Setup of lane 1:
==> flow/design.v <==
module mux32
  (
   input [4:0] sel_i,
   input [31:0] data_i,
   output data_o
   );
   genvar i;
   wire [1:0] data_mux16_w;
   wire       data_mux32_w;
   assign data_mux32_w = (sel_i[4]) ? data_mux16_w[1] : data_mux16_w[0];
   assign data_o = data_mux32_w;
generate
   for(i=0;i<2;i=i+1)
     begin : mux16
	mux16 mux16
	 (
	  .sel_i(sel_i[3:0]),
	  .data_i(data_i[(i*16+15)-:16]),
	  .data_o(data_mux16_w[i])
	  );
     end 
endgenerate  
endmodule
module mux16
  (
   input [3:0] 	sel_i,
   input [15:0] data_i,
   output 	data_o
   );
   genvar 	i;
   wire [3:0] 	data_mux4_w;
   wire [1:0] 	data_mux8_w;
   wire 	data_mux16_w;
   assign data_mux8_w[0] = (sel_i[2]) ? data_mux4_w[1] : data_mux4_w[0];
   assign data_mux8_w[1] = (sel_i[2]) ? data_mux4_w[3] : data_mux4_w[2];
   assign data_mux16_w = (sel_i[3]) ? data_mux8_w[1] : data_mux8_w[0];
generate
   for(i=0;i<4;i=i+1)
     begin : mux4
	mux4 mux4
	 (
	  .sel_i(sel_i[1:0]),
	  .data_i(data_i[(i*4+3)-:4]),
	  .data_o(data_mux4_w[i])
	  );
     end 
endgenerate
   assign data_o = data_mux16_w;
endmodule
module mux4
  (
   input [1:0] sel_i,
   input [3:0] data_i,
   output data_o
   );
   reg 	  data_v;
   always @(*)
     case(sel_i)
       2'b00 : data_v = data_i[0];
       2'b01 : data_v = data_i[1];
       2'b10 : data_v = data_i[2];
       2'b11 : data_v = data_i[3];
     endcase
   assign data_o = data_v;
endmodule
module registers_32x32
  (
   input       clk_i,
   input       reset_ni,
   input       write_enable_i,
   input [4:0] register_addr_a_i,
   input [4:0] register_addr_b_i,
   input [4:0] register_write_i,
   input [31:0] write_data_i,
   output [31:0] read_data_a_o,
   output [31:0] read_data_b_o
   );
   integer 	 i;
   wire [4:0] 	 enable_data_w;
   reg 		 enable_register_v [1:31];
   reg [31:0] 	 register [1:31];
   assign enable_data_w = register_write_i & {5{write_enable_i}};
   always @(*)
     begin
	for(i=1;i<32;i=i+1)
	  begin
	     enable_register_v[i] = 1'b0;
	  end
	for(i=1;i<32;i=i+1)
	  begin
	     if (enable_data_w == i) enable_register_v[i] = 1'b1;
	  end 
     end 
   always @(posedge clk_i or negedge reset_ni)
     begin
	if (!reset_ni)
	  for(i=1;i<32;i=i+1)
	    begin
	       register[i] <= 32'b0;
	    end
	else
	  for(i=1;i<32;i=i+1)
	    begin
	       if (enable_register_v[i])
		 begin
		    register[i] <= write_data_i;
		 end
	    end 
     end 
   wire [31:0] decoded_read_a_data_w;
   wire [31:0] decoded_read_b_data_w;
   genvar      j;
generate
   for(j=0;j<32;j=j+1)
     begin : multiplexer
	mux32 mux32_a
	 (
	  .sel_i(register_addr_a_i),
	  .data_i({register[31][j],
		   register[30][j],
		   register[29][j],
		   register[28][j],
		   register[27][j],
		   register[26][j],
		   register[25][j],
		   register[24][j],
		   register[23][j],
		   register[22][j],
		   register[21][j],
		   register[20][j],
		   register[19][j],
		   register[18][j],
		   register[17][j],
		   register[16][j],
		   register[15][j],
		   register[14][j],
		   register[13][j],
		   register[12][j],
		   register[11][j],
		   register[10][j],
		   register[9][j],
		   register[8][j],
		   register[7][j],
		   register[6][j],
		   register[5][j],
		   register[4][j],
		   register[3][j],
		   register[2][j],
		   register[1][j],
		   1'b0}),
	  .data_o(decoded_read_a_data_w[j])
	  );
	mux32 mux32_b
	 (
	  .sel_i(register_addr_b_i),
	  .data_i({register[31][j],
		   register[30][j],
		   register[29][j],
		   register[28][j],
		   register[27][j],
		   register[26][j],
		   register[25][j],
		   register[24][j],
		   register[23][j],
		   register[22][j],
		   register[21][j],
		   register[20][j],
		   register[19][j],
		   register[18][j],
		   register[17][j],
		   register[16][j],
		   register[15][j],
		   register[14][j],
		   register[13][j],
		   register[12][j],
		   register[11][j],
		   register[10][j],
		   register[9][j],
		   register[8][j],
		   register[7][j],
		   register[6][j],
		   register[5][j],
		   register[4][j],
		   register[3][j],
		   register[2][j],
		   register[1][j],
		   1'b0}),
	  .data_o(decoded_read_b_data_w[j])
	  );
     end 
endgenerate 
   assign read_data_a_o = decoded_read_a_data_w;
   assign read_data_b_o = decoded_read_b_data_w;
endmodule 
clock: 5.74 ns
lec_check: 0
cap_margin: 20
core_margin: 2
core_utilization: 40
slew_margin: 20
run.sh (not shown) runs the stock make flow with config.mk's settings and CLKGATE_MAP_FILE=.
#### Input delta (lane 2 over lane 1)
Settings: setting PLACE_DENSITY to 0.56 for the first time; setting CELL_PAD_IN_SITES_GLOBAL_PLACEMENT to 2 for the first time; setting SETUP_SLACK_MARGIN to 0.95 for the first time; changing CORE_UTILIZATION from 40 to 38; setting GPL_TIMING_DRIVEN to 0 for the first time; changing the clock period (ns, I/O delays scaled along) from 5.74 to 5.92.
### Flow results
- Compared to lane 1, lane 2 has area overhead of the layout relative to synthesis 7.2 points higher.
- Diff lane 1..lane 2 | sequential cell area | unchanged
- Compared with lane 1, lane 2 degrades standard cell core area.
- Compared with lane 1, lane 2 shows a lower worst hold slack.
- Per the comparison of lane 2 with lane 1, setup slack now larger; share of flip-flops with an asynchronous set or reset did not really move; worst path buffer plus inverter count has increased; buffer share of cell area went up 4.7 points.
- Lane 2 vs lane 1, instance count: lane 2 higher
- Highest fanout seen on the critical path sits lower in lane 2 than in lane 1.
- Lane 2 vs. lane 1: sequential group share of total power went down by 2.8 points.
- Lane 2 finished all stages; the layout is clean.
- Having completed the whole flow, lane 1 delivered a layout that passed the timing, DRC and antenna checks.
--- input diff lane 2..lane 3 ---
Settings: ABC_AREA: unset -> 1; CELL_PAD_IN_SITES_GLOBAL_PLACEMENT: 2 -> unset; GPL_TIMING_DRIVEN: 0 -> unset; PLACE_DENSITY: 0.56 -> unset; SETUP_SLACK_MARGIN: 0.95 -> unset; CORE_UTILIZATION: 38 -> 63; the clock period (ns, I/O delays scaled along): 5.92 -> 7.83.
--- outcome ---
The power share of the clock group was comparable across lane 3 and lane 2. Looking at cell count in the Yosys report, lane 3 sits above lane 2. Worst-margin pin slew, lane 3 and lane 2: smaller value in lane 2. On number of buffers added for setup after CTS, the lower figure sits with lane 3, not lane 2. Re sequential share of layout area: lane 3 is 4.9 points up on lane 2.


Starts from the design.v that is shown in full above.
export LEC_CHECK = 0
export CAP_MARGIN = 20
export CORE_MARGIN = 2
export CORE_UTILIZATION = 12
export SLEW_MARGIN = 20
create_clock -name core_clock -period 7.83 [get_ports {clk_i}]
The first run went through all stages and came out clean.
Then changed:
- ABC_AREA: unset -> 0
- CAP_MARGIN: 20 -> 35
- CORE_UTILIZATION: 12 -> 72
- CTS_CLUSTER_DIAMETER: unset -> 339
- MAX_ROUTING_LAYER: unset -> met4
- PLACE_DENSITY: unset -> 0.64
- clock period: 7.83 -> 3.19 ns (I/O delays scaled with it)
This time the run finished but fails on setup timing; power is higher by about 150%; synthesized cell count is unchanged; worst hold slack is better by 0.0085 ns; utilization is higher by 72 points; synthesized area stays the same; via count is higher by 16%.
Then changed:
- ABC_AREA: 0 -> unset
- CAP_MARGIN: 35 -> 20
- CORE_UTILIZATION: 72 -> 40
- CTS_CLUSTER_DIAMETER: 339 -> unset
- MAX_ROUTING_LAYER: met4 -> unset
- PLACE_DENSITY: 0.64 -> unset
- clock period: 3.19 -> 6.0 ns (I/O delays scaled with it)
This time the run completed with no timing, DRC or antenna violations. Global-route usage fell by 25 points. Utilization fell by 42 points. Die area rose by 79%.
Then changed:
- ABC_AREA: unset -> 0
- CAP_MARGIN: 20 -> 35
- CORE_UTILIZATION: 40 -> 72
- CTS_CLUSTER_DIAMETER: unset -> 363
- MAX_ROUTING_LAYER: unset -> met4
- PLACE_DENSITY: unset -> 0.65
- SETUP_SLACK_MARGIN: unset -> 0.43
- clock period: 6.0 -> 3.19 ns (I/O delays scaled with it)
After rerunning:
- With this change the flow finished but failed the layout checks on setup timing
- wire length rises by 40%
- area after synthesis does not change
- power came out higher by 110%
Then changed:
- ABC_AREA: 0 -> unset
- CTS_CLUSTER_DIAMETER: 363 -> 39
- MAX_ROUTING_LAYER: met4 -> unset
- PLACE_DENSITY: 0.65 -> 0.64
- SETUP_SLACK_MARGIN: 0.43 -> 0.04
The changed run finished but failed the layout checks on setup timing; total power came out higher by 7.2%; cell count came out lower by 2.7%; clock power came out higher by 32%; global-route usage came out lower by 3.5 points; non-clock buffer count came out lower by 203; final area came out lower by 3.5%; synthesized area stays the same; fmax came out higher by 5.0%.
No activity file was given, so power comes from the tool's default toggle rates.
